==> trial 21 <==
==> flow/design.v <==
module CORDIC #(parameter integer W = 32)
(
    input wire clk,
    input wire start,
    input wire signed [31:0] x,
    input wire signed [31:0] y,
    output wire signed [W-1:0]phi,
    output wire done
);
wire sigma;
wire signed [31:0] x_shift;
wire signed [31:0] y_shift;
reg [5:0] counter;
reg signed [31:0] x_reg;
reg signed [31:0] y_reg;
reg signed [31:0] z;
wire signed [31:0] atan_table [0:27];
assign atan_table[00] = 32'h3243f6a9; 
assign atan_table[01] = 32'h1dac6705;
assign atan_table[02] = 32'h0fadbafd;
assign atan_table[03] = 32'h07f56ea7;
assign atan_table[04] = 32'h03feab77;
assign atan_table[05] = 32'h01ffd55c;
assign atan_table[06] = 32'h00fffaab;
assign atan_table[07] = 32'h007fff55;
assign atan_table[08] = 32'h003fffeb;
assign atan_table[09] = 32'h001ffffd;
assign atan_table[10] = 32'h00100000;
assign atan_table[11] = 32'h00080000;
assign atan_table[12] = 32'h00040000;
assign atan_table[13] = 32'h00020000;
assign atan_table[14] = 32'h00010000;
assign atan_table[15] = 32'h00008000;
assign atan_table[16] = 32'h00004000;
assign atan_table[17] = 32'h00002000;
assign atan_table[18] = 32'h00001000;
assign atan_table[19] = 32'h00000800;
assign atan_table[20] = 32'h00000400;
assign atan_table[21] = 32'h00000200;
assign atan_table[22] = 32'h00000100;
assign atan_table[23] = 32'h00000080;
assign atan_table[24] = 32'h00000040;
assign atan_table[25] = 32'h00000020;
assign atan_table[26] = 32'h00000010;
assign atan_table[27] = 32'h00000008;
assign sigma = y_reg[31];
assign x_shift = y_reg >>> counter; 
assign y_shift = x_reg >>> counter; 
assign phi = z[31:31-W+1];
assign done = (counter == 28);
always @(posedge clk) begin
    if(start)begin
        x_reg <= x;
        y_reg <= y;
        z <= 0;
        counter <= 0;
    end
    else begin
        if(counter == 28) begin
            x_reg <= x_reg;
            y_reg <= y_reg;
            z <= z;
            counter <= counter;
        end
        else begin
            x_reg <= sigma ? (x_reg - x_shift) : (x_reg + x_shift);
            y_reg <= sigma ? (y_reg + y_shift) : (y_reg - y_shift);
            z <= sigma ? (z - atan_table[counter]) : (z + atan_table[counter]);
            counter <= counter + 1;
        end
    end
end
endmodule
==> flow/run.sh <==
#!/bin/bash
# the make line also repeats each setting of config.mk as NAME=value (left out here)
make -C /OpenROAD-flow-scripts/flow DESIGN_CONFIG=/design/flow/config.mk WORK_HOME=/design/flow/orfs CLKGATE_MAP_FILE= finish
==> flow/config.mk <==
export PLATFORM = sky130hd
export DESIGN_NAME = CORDIC
export DESIGN_NICKNAME = CORDIC
export VERILOG_FILES = /design/flow/design.v
export SDC_FILE = /design/flow/constraint.sdc
export NUM_CORES = 4
export LEC_CHECK = 0
export ABC_AREA = 0
export CAP_MARGIN = 5
export CORE_MARGIN = 10
export CORE_UTILIZATION = 19
export CTS_CLUSTER_DIAMETER = 206
export CTS_CLUSTER_SIZE = 49
export GPL_ROUTABILITY_DRIVEN = 1
export MIN_ROUTING_LAYER = met1
export PLACE_DENSITY_LB_ADDON = 0.27
export SLEW_MARGIN = 5
==> flow/constraint.sdc <==
create_clock -name core_clock -period 11.3 [get_ports {clk}]
set_input_delay 2.2600 -clock core_clock [delete_from_list [all_inputs] [get_ports {clk}]]
set_output_delay 2.2600 -clock core_clock [all_outputs]
set_load 0.01 [all_outputs]
==> inputs of build 73, as changes to trial 21 <==
Settings changed: ABC_AREA 0 to unset, CAP_MARGIN 5 to 20, CORE_MARGIN 10 to 2, CORE_UTILIZATION 19 to 66, CTS_CLUSTER_DIAMETER 206 to 33, CTS_CLUSTER_SIZE 49 to unset, GPL_ROUTABILITY_DRIVEN 1 to unset, MAX_ROUTING_LAYER set to met4, MIN_ROUTING_LAYER met1 to unset, PLACE_DENSITY_LB_ADDON 0.27 to unset, SETUP_SLACK_MARGIN set to 1.57, SLEW_MARGIN 5 to 20.
==> flow/constraint.sdc (replaced) <==
create_clock -name core_clock -period 6.4 [get_ports {clk}]
set_input_delay 1.2800 -clock core_clock [delete_from_list [all_inputs] [get_ports {clk}]]
set_output_delay 1.2800 -clock core_clock [all_outputs]
set_load 0.01 [all_outputs]
==> inputs of trial 30, as changes to trial 21 <==
Settings changed: ABC_AREA 0 to unset, CAP_MARGIN 5 to 20, CORE_MARGIN 10 to 2, CORE_UTILIZATION 19 to 40, CTS_CLUSTER_DIAMETER 206 to unset, CTS_CLUSTER_SIZE 49 to unset, GPL_ROUTABILITY_DRIVEN 1 to unset, MIN_ROUTING_LAYER met1 to unset, PLACE_DENSITY set to 0.36, PLACE_DENSITY_LB_ADDON 0.27 to unset, SLEW_MARGIN 5 to 30.
==> results.cfg <==
; generated from flow reports
[status]
run_status = timing/DRC/antenna clean

[layout]
seq_area_share_pct = 15.1
clk_share_pct = 1.74

[sta]
fin_tns_setup_ns = 0

[worst_setup_path]
flop2flop_setup_slack_ns = 3.37
buffer_and_inverter_count_on_the_worst_path = 1
critical_path_arrival_ns = 8.06

[placement]
dp_cells = 2545

[route]
via_count = 16300
top_signal_layer_used = met5

[die]
die_width_um = 206

[cts]
post_cts.repair.setup_buffers = 0
[end of results for trial 30]
==> results.cfg <==
; generated from flow reports
[status]
run_status = failed layout checks
violations = setup timing

[worst_setup_path]
critical_path_arrival_ns = 6.57
buffer_and_inverter_count_on_the_worst_path = 2
flop2flop_setup_slack_ns = -0.03

[sta]
setup_viol = 1
fin_tns_setup_ns = -0.0307
post-route-worst-setup-slack_ns = -0.0307

[die]
die_width_um = 161

[placement]
dp_cells = 2443
preCtsSetupSlack_ns = 0.0489

[route]
via_count = 20400
top_signal_layer_used = met4
[end of results for build 73]
==> results.cfg <==
; generated from flow reports
[cts]
post_cts.repair.setup_buffers = 0

[sta]
fin_tns_setup_ns = 0

[route]
top_signal_layer_used = met4

[layout]
clk_share_pct = 1.59

[placement]
dp_cells = 3160

[status]
run_status = timing/DRC/antenna clean

[worst_setup_path]
buffer_and_inverter_count_on_the_worst_path = 2
[end of results for trial 21]


==> inputs of job 5145 <==
RTL: the design.v shown in full above, as it stands there.
clock: 8.69 ns
lec_check: 0
cap_margin: 20
core_margin: 2
core_utilization: 72
cts_cluster_diameter: 178
cts_cluster_size: 99
setup_slack_margin: 2.59
slew_margin: 20
tns_end_percent: 5
run.sh (not shown) runs the stock make flow with config.mk's settings and CLKGATE_MAP_FILE=.
==> job 8245 (differences from job 5145) <==
==> flow/config.mk (replaced) <==
export PLATFORM = sky130hd
export DESIGN_NAME = CORDIC
export DESIGN_NICKNAME = CORDIC
export VERILOG_FILES = /design/flow/design.v
export SDC_FILE = /design/flow/constraint.sdc
export NUM_CORES = 4
export LEC_CHECK = 0
export CAP_MARGIN = 20
export CORE_MARGIN = 2
export CORE_UTILIZATION = 63
export SETUP_SLACK_MARGIN = 1.36
export SLEW_MARGIN = 20
==> flow/constraint.sdc (replaced) <==
create_clock -name core_clock -period 7.5 [get_ports {clk}]
set_input_delay 1.5000 -clock core_clock [delete_from_list [all_inputs] [get_ports {clk}]]
set_output_delay 1.5000 -clock core_clock [all_outputs]
set_load 0.01 [all_outputs]
==> results <==
- Job 5145 finished with timing, DRC and antenna clean. Job 8245 went through all stages and came out clean.
- Of job 5145 and job 8245, job 8245 has the higher hold slack (gap 0.0022 ns).
- Flip-flop count is the same in job 8245 and job 5145.
- Between job 5145 and job 8245, the lower register-to-register slack is in job 8245 (gap 1.2 ns).
- Of job 5145 and job 8245, job 8245 has the higher critical path depth (gap 4).
- In job 8245 the setup slack is worse than in job 5145, by 1.2 ns.
- Wire length: job 8245 is larger than job 5145 (about 4.7%).
- Of job 8245 and job 5145, job 8245 has the higher die size (gap 14%, measured against job 5145).
- Between job 8245 and job 5145, the lower maximum frequency is in job 5145 (gap 0.43%, measured against job 5145).
==> figures <==
| item | job 8245 | job 5145 |
|---|---|---|
| Slew headroom | 24.7% | 25.5% |
| Top achievable clock speed | 0.157 GHz | 0.156 GHz |
| Min-delay src | z[13]$_SDFFE_PP0N_ | z[15]$_SDFFE_PP0N_ |
| Non-clk bufs | 257 | 183 |
| Final Instance Area | 0.0195 mm² | 0.0186 mm² |
| Status | complete, no violations | complete, no violations |
| GPL Wtd Cong | 1.17 | 1.09 |
| Routed wire length | 65400 µm | 62500 µm |
| Top fanout value on the critical path | 14 | 31 |
| Storage cell area | 0.00270 mm² | 0.00270 mm² |
| Minimum setup slack among reg-to-reg paths | 1.13 ns | 2.30 ns |
| Global-route wire length before repair | 95100 µm | 95400 µm |
| Standard cell core area | 0.0253 mm² | 0.0220 mm² |
| CP endpoint | x_reg[31]$_DFFE_PP_ | y_reg[30]$_DFFE_PP_ |
| Final design utilization | 77.4% | 84.3% |
| Amount of wire on met2 after detailed routing | 28400 µm | 26500 µm |
| Number of detailed-route iterations in the first pass | 10 | 12 |


==> inputs of v10 <==
Starts from the design.v that is shown in full above.
clock: 7.5 ns
lec_check: 0
cap_margin: 20
core_margin: 2
core_utilization: 40
slew_margin: 20
==> v19 (differences from v10) <==
CAP_MARGIN = 0   (was 20)
CELL_PAD_IN_SITES_DETAIL_PLACEMENT = 1   (was unset)
CELL_PAD_IN_SITES_GLOBAL_PLACEMENT = 1   (was unset)
CORE_MARGIN = 5   (was 2)
CORE_UTILIZATION = 63   (was 40)
CTS_CLUSTER_DIAMETER = 312   (was unset)
MAX_ROUTING_LAYER = met5   (was unset)
MIN_ROUTING_LAYER = met2   (was unset)
SETUP_SLACK_MARGIN = 1.39   (was unset)
SLEW_MARGIN = 15   (was 20)
TNS_END_PERCENT = 85   (was unset)
==> qor summary <==
Post-Synthesis Net Count: v19 2190; v10 2190
Placer Congestion: v19 1.23; v10 0.987
Share of async-settable or async-resettable flops after synthesis: v19 0%; v10 0%
Yosys synthesis chip area: v19 0.0163 mm2; v10 0.0163 mm2
Area of the die: v19 0.0291 mm2; v10 0.0423 mm2
Share of the synthesized netlist area taken by xor and xnor gates: v19 7.89%; v10 7.89%
Floorplan-stage core utilization: v19 64.2%; v10 40.7%
Register share after synthesis: v19 16.5%; v10 16.5%
Pre-CTS WS: v19 -0.0968 ns; v10 0.0207 ns
Post-synthesis register bit count: v19 102; v10 102
Simple-Gate Fraction of Synth Area: v19 20.2%; v10 20.2%
Post-detailed-placement cell area: v19 0.0175 mm2; v10 0.0179 mm2
Synth Area in Compound Gates: v19 26.5%; v10 26.5%
Mux cell area share: v19 15.6%; v10 15.6%
Post-Synth Adder-Cell Area: v19 8.14%; v10 8.14%
Detail Placement HPWL: v19 54900 um; v10 49100 um
Synthesis Warnings: v19 1; v10 1
Row count: v19 58; v10 73
Chip width: v19 171 um; v10 206 um
Height of the die: v19 171 um; v10 206 um
Run status: v19 did not finish; v10 timing/DRC/antenna clean
Failing step: v19 4_1_cts; v10 -
Area of the placeable core: v19 0.0253 mm2; v10 0.0399 mm2
Placed Cells: v19 2365; v10 2589
Main synth FF type: v19 sky130_fd_sc_hd__edfxtp_1; v10 sky130_fd_sc_hd__edfxtp_1
